==> inputs of run a <==
==> flow/design.v <==
`timescale 1ns / 1ps
`default_nettype none
module counterModN #(
    parameter X = 5,   
    parameter N = 20   
) (
    input wire clk,       
    input wire ce,        
    input wire en,        
    input wire reset,     
    output reg [X-1:0] count  
);
    always @(posedge clk) begin
        if (reset) begin
            count <= 0;
        end else if (ce && en) begin
            if (count == N - 1) begin
                count <= 0;
            end else begin
                count <= count + 1;
            end
        end
    end
endmodule
`timescale 1ns / 1ps
`default_nettype none
module clockDivider #(
    parameter N = 500_000   
)(
    input wire clk,        
    input wire en,         
    input wire rst,        
    output reg clk_out,    
    output wire tick       
);
    wire [31:0] count;     
    counterModN #(.X(32), .N(N)) counterMod (
        .clk(clk),
        .ce(1'b1),
        .reset(rst),
        .en(en),
        .count(count)
    );
    assign tick = (count == N - 1) && !clk_out;
    always @(posedge clk) begin
        if (rst) begin
            clk_out <= 1'b0;
        end else if (count == N - 1) begin
            clk_out <= ~clk_out;
        end
    end
endmodule
`timescale 1ns / 1ps
`default_nettype none
module debouncer(
    input wire clk,        
    input wire ce,         
    input wire rst,        
    input wire in,         
    output wire out         
);
    reg q1, q2, q3;
    always @(posedge clk) begin
        if (rst) begin
            q1 <= 1'b0;
            q2 <= 1'b0;
            q3 <= 1'b0;
        end else if (ce) begin
            q1 <= in;
            q2 <= q1;
            q3 <= q2;
        end 
    end
    assign out = (rst == 1'b1) ? 1'b0 : (q1 & q2 & q3);
endmodule
`timescale 1ns / 1ps
`default_nettype none
module synchronizer(
    input wire clk,       
    input wire ce,        
    input wire rst,       
    input wire in,        
    output wire out       
);
    reg q1, q2;
    always @(posedge clk) begin
        if (rst) begin
            q1 <= 1'b0;
            q2 <= 1'b0;
        end else if (ce) begin
            q1 <= in;
            q2 <= q1;
        end
    end
    assign out = (rst) ? 1'b0 : q2;
endmodule
`timescale 1ns / 1ps
`default_nettype none
module shift_left_register(
    input wire        clk,     
    input wire        ce,      
    input wire        rst,     
    input wire        load,    
    input wire        en,      
    input wire [7:0]  Num,     
    output reg [15:0] Out      
);
    integer i;
    always @(posedge clk) begin
        if (rst) begin
            Out <= 16'b0;
        end else if (ce) begin
            if (load) begin
                Out <= {8'b0, Num};
            end else if (en) begin
                for (i = 15; i > 0; i = i - 1) begin
                    Out[i] <= Out[i - 1];
                end
                Out[0] <= 1'b0;
            end
        end
    end
endmodule
`timescale 1ns / 1ps
`default_nettype none
module shift_right_register(
    input wire clk,          
    input wire ce,           
    input wire rst,          
    input wire load,         
    input wire en,           
    input wire [7:0] Num,    
    output reg [7:0] Out     
);
    integer i;
    always @(posedge clk) begin
        if (rst) begin
            Out <= 8'b0;
        end else if (ce) begin
            if (load) begin
                Out <= Num;   
            end else if (en) begin
                for (i = 7; i > 0; i = i - 1) begin
                    Out[i - 1] <= Out[i];
                end
                Out[7] <= 1'b0;   
            end
        end
    end
endmodule
`timescale 1ns / 1ps
`default_nettype none
module CU(
    input wire b0,        
    input wire z,         
    input wire load,      
    output wire Psel,     
    output wire EP,       
    output wire EA,       
    output wire EB,       
    output wire LA,       
    output wire LB,       
    output wire RstP      
);
    assign Psel = b0;
    assign EP = (b0 & ~load);
    assign EA = (~z | load);
    assign EB = (~z | load);
    assign LA = load;
    assign LB = load;
    assign RstP = load;
endmodule
`timescale 1ns / 1ps
`default_nettype none
module BCD #(
    parameter W = 18   
)(
    input wire [W-1:0] bin,            
    output reg [W+(W-4)/3:0] bcd       
);
    integer i, j;
    always @(bin) begin
        for (i = 0; i <= W + (W-4)/3; i = i + 1) begin
            bcd[i] = 1'b0;
        end
        bcd[W-1:0] = bin;
        for (i = 0; i <= W - 4; i = i + 1) begin
            for (j = 0; j <= i / 3; j = j + 1) begin
                if (bcd[W - i + 4*j -: 4] > 4) begin                   
                    bcd[W - i + 4*j -: 4] = bcd[W - i + 4*j -: 4] + 4'd3;
                end
            end
        end
    end
endmodule
`timescale 1ns / 1ps
`default_nettype none
module seven_seg_decoder(
    input wire en,           
    input wire [3:0] num,    
    output reg [6:0] seg     
);
    always @ (num or en) begin
        if (en) begin
            case(num)
                4'd0: seg = 7'b1000000;   
                4'd1: seg = 7'b1111001;   
                4'd2: seg = 7'b0100100;   
                4'd3: seg = 7'b0110000;   
                4'd4: seg = 7'b0011001;   
                4'd5: seg = 7'b0010010;   
                4'd6: seg = 7'b0000010;   
                4'd7: seg = 7'b1111000;   
                4'd8: seg = 7'b0000000;   
                4'd9: seg = 7'b0010000;   
                default: seg = 7'b1111111;  
            endcase
        end else begin
            seg = 7'b1111111;   
        end
    end
endmodule
`timescale 1ns / 1ps
`default_nettype none
module seven_segment_scroller #(
    parameter DIV = 250000            
)(
    input wire clk,                   
    input wire reset,                 
    input wire button_left,           
    input wire button_right,          
    input wire [19:0] product,        
    input wire sign,                  
    output reg [6:0] seg,             
    output reg [3:0] an               
);
    wire slow_tick;                            
    wire slow_level;
    wire [1:0] switch_position;                
    wire debounced_button_left, debounced_button_right;
    wire final_button_left, final_button_right;
    wire [6:0] segment_internal[4:0];          
    reg [2:0] digit_selection;        
    clockDivider #(DIV) clk_divider (
        .clk(clk),
        .en(1'b1),
        .rst(reset),
        .clk_out(slow_level),
        .tick(slow_tick)
    );
    counterModN #(.X(2), .N(4)) position_counter (
        .clk(clk),
        .ce(slow_tick),
        .reset(reset),
        .en(1'b1),
        .count(switch_position)
    );
    debouncer btn_debouncer_left (
        .clk(clk),
        .ce(slow_tick),
        .rst(reset),
        .in(button_left),
        .out(debounced_button_left)
    );
    synchronizer btn_synchronizer_left (
        .clk(clk),
        .ce(slow_tick),
        .rst(reset),
        .in(debounced_button_left),
        .out(final_button_left)
    );
    debouncer btn_debouncer_right (
        .clk(clk),
        .ce(slow_tick),
        .rst(reset),
        .in(button_right),
        .out(debounced_button_right)
    );
    synchronizer btn_synchronizer_right (
        .clk(clk),
        .ce(slow_tick),
        .rst(reset),
        .in(debounced_button_right),
        .out(final_button_right)
    );
    reg button_right_old, button_left_old;
    reg button_right_raise, button_left_raise;  
    always @(posedge clk) begin
        if (reset) begin
            digit_selection <= 3'b000;
            button_right_old <= 0;
            button_left_old <= 0;
            button_right_raise <= 0;
            button_left_raise <= 0;
        end else if (slow_tick) begin
            button_right_raise <= (button_right_old != final_button_right && final_button_right == 1'b1);
            button_left_raise <= (button_left_old != final_button_left && final_button_left == 1'b1);
            button_right_old <= final_button_right;
            button_left_old <= final_button_left;
            if (button_right_raise) begin
                if (digit_selection > 0) begin
                    digit_selection <= digit_selection - 1;
                end
                button_right_raise <= 0;
            end
            if (button_left_raise) begin
                if (digit_selection < 2) begin
                    digit_selection <= digit_selection + 1;
                end
                button_left_raise <= 0;
            end
        end
    end
    seven_seg_decoder decoder_digit_0 (.en(1'b1), .num(product[3:0]), .seg(segment_internal[0]));
    seven_seg_decoder decoder_digit_1 (.en(1'b1), .num(product[7:4]), .seg(segment_internal[1]));
    seven_seg_decoder decoder_digit_2 (.en(1'b1), .num(product[11:8]), .seg(segment_internal[2]));
    seven_seg_decoder decoder_digit_3 (.en(1'b1), .num(product[15:12]), .seg(segment_internal[3]));
    seven_seg_decoder decoder_digit_4 (.en(1'b1), .num(product[19:16]), .seg(segment_internal[4]));
    always @(*) begin
        case (switch_position)
            2'b00: begin
                an = 4'b1110;
                seg = segment_internal[digit_selection];
            end
            2'b01: begin
                an = 4'b1101;
                seg = segment_internal[digit_selection + 1];
            end
            2'b10: begin
                an = 4'b1011;
                seg = segment_internal[digit_selection + 2];
            end
            2'b11: begin
                an = 4'b0111;
                if (sign == 1)
                    seg = 7'b0111111; 
                else
                    seg = 7'b1111111;
            end
            default: begin
                an = 4'b1111;
                seg = 7'b0000000;
            end
        endcase
    end
endmodule
`timescale 1ns / 1ps
`default_nettype none
module main #(
    parameter MAIN_DIV = 8,      
    parameter SCAN_DIV = 4       
)(
    input wire clk,
    input wire rst,    
    input wire btnC,   
    input wire btnL,   
    input wire btnR,   
    input wire [7:0] num1,   
    input wire [7:0] num2,   
    output wire [6:0] seg,            
    output wire [3:0] an,              
    output wire multiplicationFinished    
);
    wire dividedClock;   
    wire dividedTick;    
    clockDivider #(MAIN_DIV) clockDiv(
        .clk(clk),
        .rst(rst),
        .en(1'b1),
        .clk_out(dividedClock),
        .tick(dividedTick)
    );
    wire [7:0] num1Complement, num2Complement;
    wire [7:0] multiplier, multiplicand;
    wire [7:0] multiplicandShifted;
    wire [15:0] multiplierShifted;
    reg  [15:0] productReg;
    reg signReg;
    wire tempSign;
    wire [19:0] bcdOutput;
    wire [15:0] tempOutput;
    assign num1Complement = ~num1 + 1'b1;
    assign num2Complement = ~num2 + 1'b1;
    assign multiplier = (num1[7] == 1) ? num1Complement : num1;
    assign multiplicand = (num2[7] == 1) ? num2Complement : num2;
    wire enableDebounce, enableSync;
    debouncer debounceInst(
        .clk(clk),
        .ce(dividedTick),
        .rst(rst),
        .in(btnC),
        .out(enableDebounce)
    );
    synchronizer syncInst(
        .clk(clk),
        .ce(dividedTick),
        .rst(rst),
        .in(enableDebounce),
        .out(enableSync)
    );
    wire Psel, EP, EA, EB, LA, LB, RstP;
    shift_right_register shiftRightReg(
        .clk(clk),
        .ce(dividedTick),
        .rst(rst),
        .load(LB),
        .en(EB),
        .Num(multiplicand),
        .Out(multiplicandShifted)
    );
    shift_left_register shiftLeftReg(
        .clk(clk),
        .ce(dividedTick),
        .rst(rst),
        .load(LA),
        .en(EA),
        .Num(multiplier),
        .Out(multiplierShifted)
    );
    CU controlUnit(
        .b0(multiplicandShifted[0]),
        .z(multiplicationFinished),  
        .load(enableSync),
        .Psel(Psel),
        .EP(EP),
        .EA(EA),
        .EB(EB),
        .LA(LA),
        .LB(LB),
        .RstP(RstP)
    );
    assign multiplicationFinished = ~(multiplicandShifted[0] | multiplicandShifted[1] | multiplicandShifted[2] | multiplicandShifted[3] | multiplicandShifted[4] | multiplicandShifted[5] | multiplicandShifted[6] | multiplicandShifted[7]);
    always @(posedge clk) begin
        if (rst) begin
            productReg <= 16'b0;
            signReg <= 1'b0;
        end else if (!dividedTick) begin
            productReg <= productReg;
        end else if (RstP == 1) begin
            productReg <= 16'b0;
            signReg <= (num1[7] ^ num2[7]) && num1 != 0 && num2 != 0;
        end else if (EP == 1) begin
            productReg <= (Psel == 1) ? productReg + multiplierShifted : productReg;
        end else begin
            productReg <= productReg;
        end
    end
    assign tempOutput = productReg;
    assign tempSign = signReg;
    BCD #(16) bcdConverter(
        .bin(tempOutput),
        .bcd(bcdOutput)
    );
    seven_segment_scroller #(SCAN_DIV) sevenSegScroller(
        .clk(clk),
        .reset(rst | RstP),
        .button_left(btnL),
        .button_right(btnR),
        .product(bcdOutput),
        .sign(tempSign),
        .seg(seg),
        .an(an)
    );
endmodule
==> flow/run.sh <==
#!/bin/bash
# the make line also repeats each setting of config.mk as NAME=value (left out here)
make -C /OpenROAD-flow-scripts/flow DESIGN_CONFIG=/design/flow/config.mk WORK_HOME=/design/flow/orfs CLKGATE_MAP_FILE= finish
==> flow/config.mk <==
export PLATFORM = sky130hd
export DESIGN_NAME = main
export DESIGN_NICKNAME = main
export VERILOG_FILES = /design/flow/design.v
export SDC_FILE = /design/flow/constraint.sdc
export NUM_CORES = 4
export LEC_CHECK = 0
export CAP_MARGIN = 0
export CORE_MARGIN = 2
export CORE_UTILIZATION = 72
export CTS_CLUSTER_DIAMETER = 371
export CTS_CLUSTER_SIZE = 31
export PLACE_DENSITY = 0.78
export SLEW_MARGIN = 20
==> flow/constraint.sdc <==
create_clock -name core_clock -period 7.92 [get_ports {clk}]
set_input_delay 1.5840 -clock core_clock [delete_from_list [all_inputs] [get_ports {clk}]]
set_output_delay 1.5840 -clock core_clock [all_outputs]
set_load 0.01 [all_outputs]
==> run b: changes against run a <==
==> flow/config.mk (replaced) <==
export PLATFORM = sky130hd
export DESIGN_NAME = main
export DESIGN_NICKNAME = main
export VERILOG_FILES = /design/flow/design.v
export SDC_FILE = /design/flow/constraint.sdc
export NUM_CORES = 4
export LEC_CHECK = 0
export ABC_AREA = 1
export CAP_MARGIN = 20
export CORE_MARGIN = 2
export CORE_UTILIZATION = 67
export CTS_CLUSTER_SIZE = 72
export SETUP_SLACK_MARGIN = -0.48
export SLEW_MARGIN = 20
==> flow/constraint.sdc (replaced) <==
create_clock -name core_clock -period 8.97 [get_ports {clk}]
set_input_delay 1.7940 -clock core_clock [delete_from_list [all_inputs] [get_ports {clk}]]
set_output_delay 1.7940 -clock core_clock [all_outputs]
set_load 0.01 [all_outputs]
==> comparison table <==
                                                                                        run b                   run a
Run status                                                             stopped before the end  stopped before the end
Stage where the flow stopped                                                          5_1_grt                 4_1_cts
AND-OR/OR-AND share of the synthesized area                                             10.9%                   33.1%
Pre-CTS setup slack                                                                  -1.32 ns                -4.72 ns
Number of placement rows                                                                   50                      53
YS chip area                                                                      0.0127 mm^2             0.0151 mm^2
Count leader, synth                                                                   nand2_1                  nor2_1
Post-Synthesis Cell Area                                                          0.0127 mm^2             0.0151 mm^2
Die Size                                                                          0.0200 mm^2             0.0222 mm^2
Share of the synthesized area in the top cell type                                      20.7%                   17.3%
Cell Area, Placed                                                                 0.0150 mm^2             0.0197 mm^2
Weighted congestion at the end of routability-driven global placement                   0.998                    1.20
Core Footprint                                                                    0.0186 mm^2             0.0208 mm^2
Post-Syn Nets                                                                            2223                    2166
Placed Cells                                                                             2586                    2740
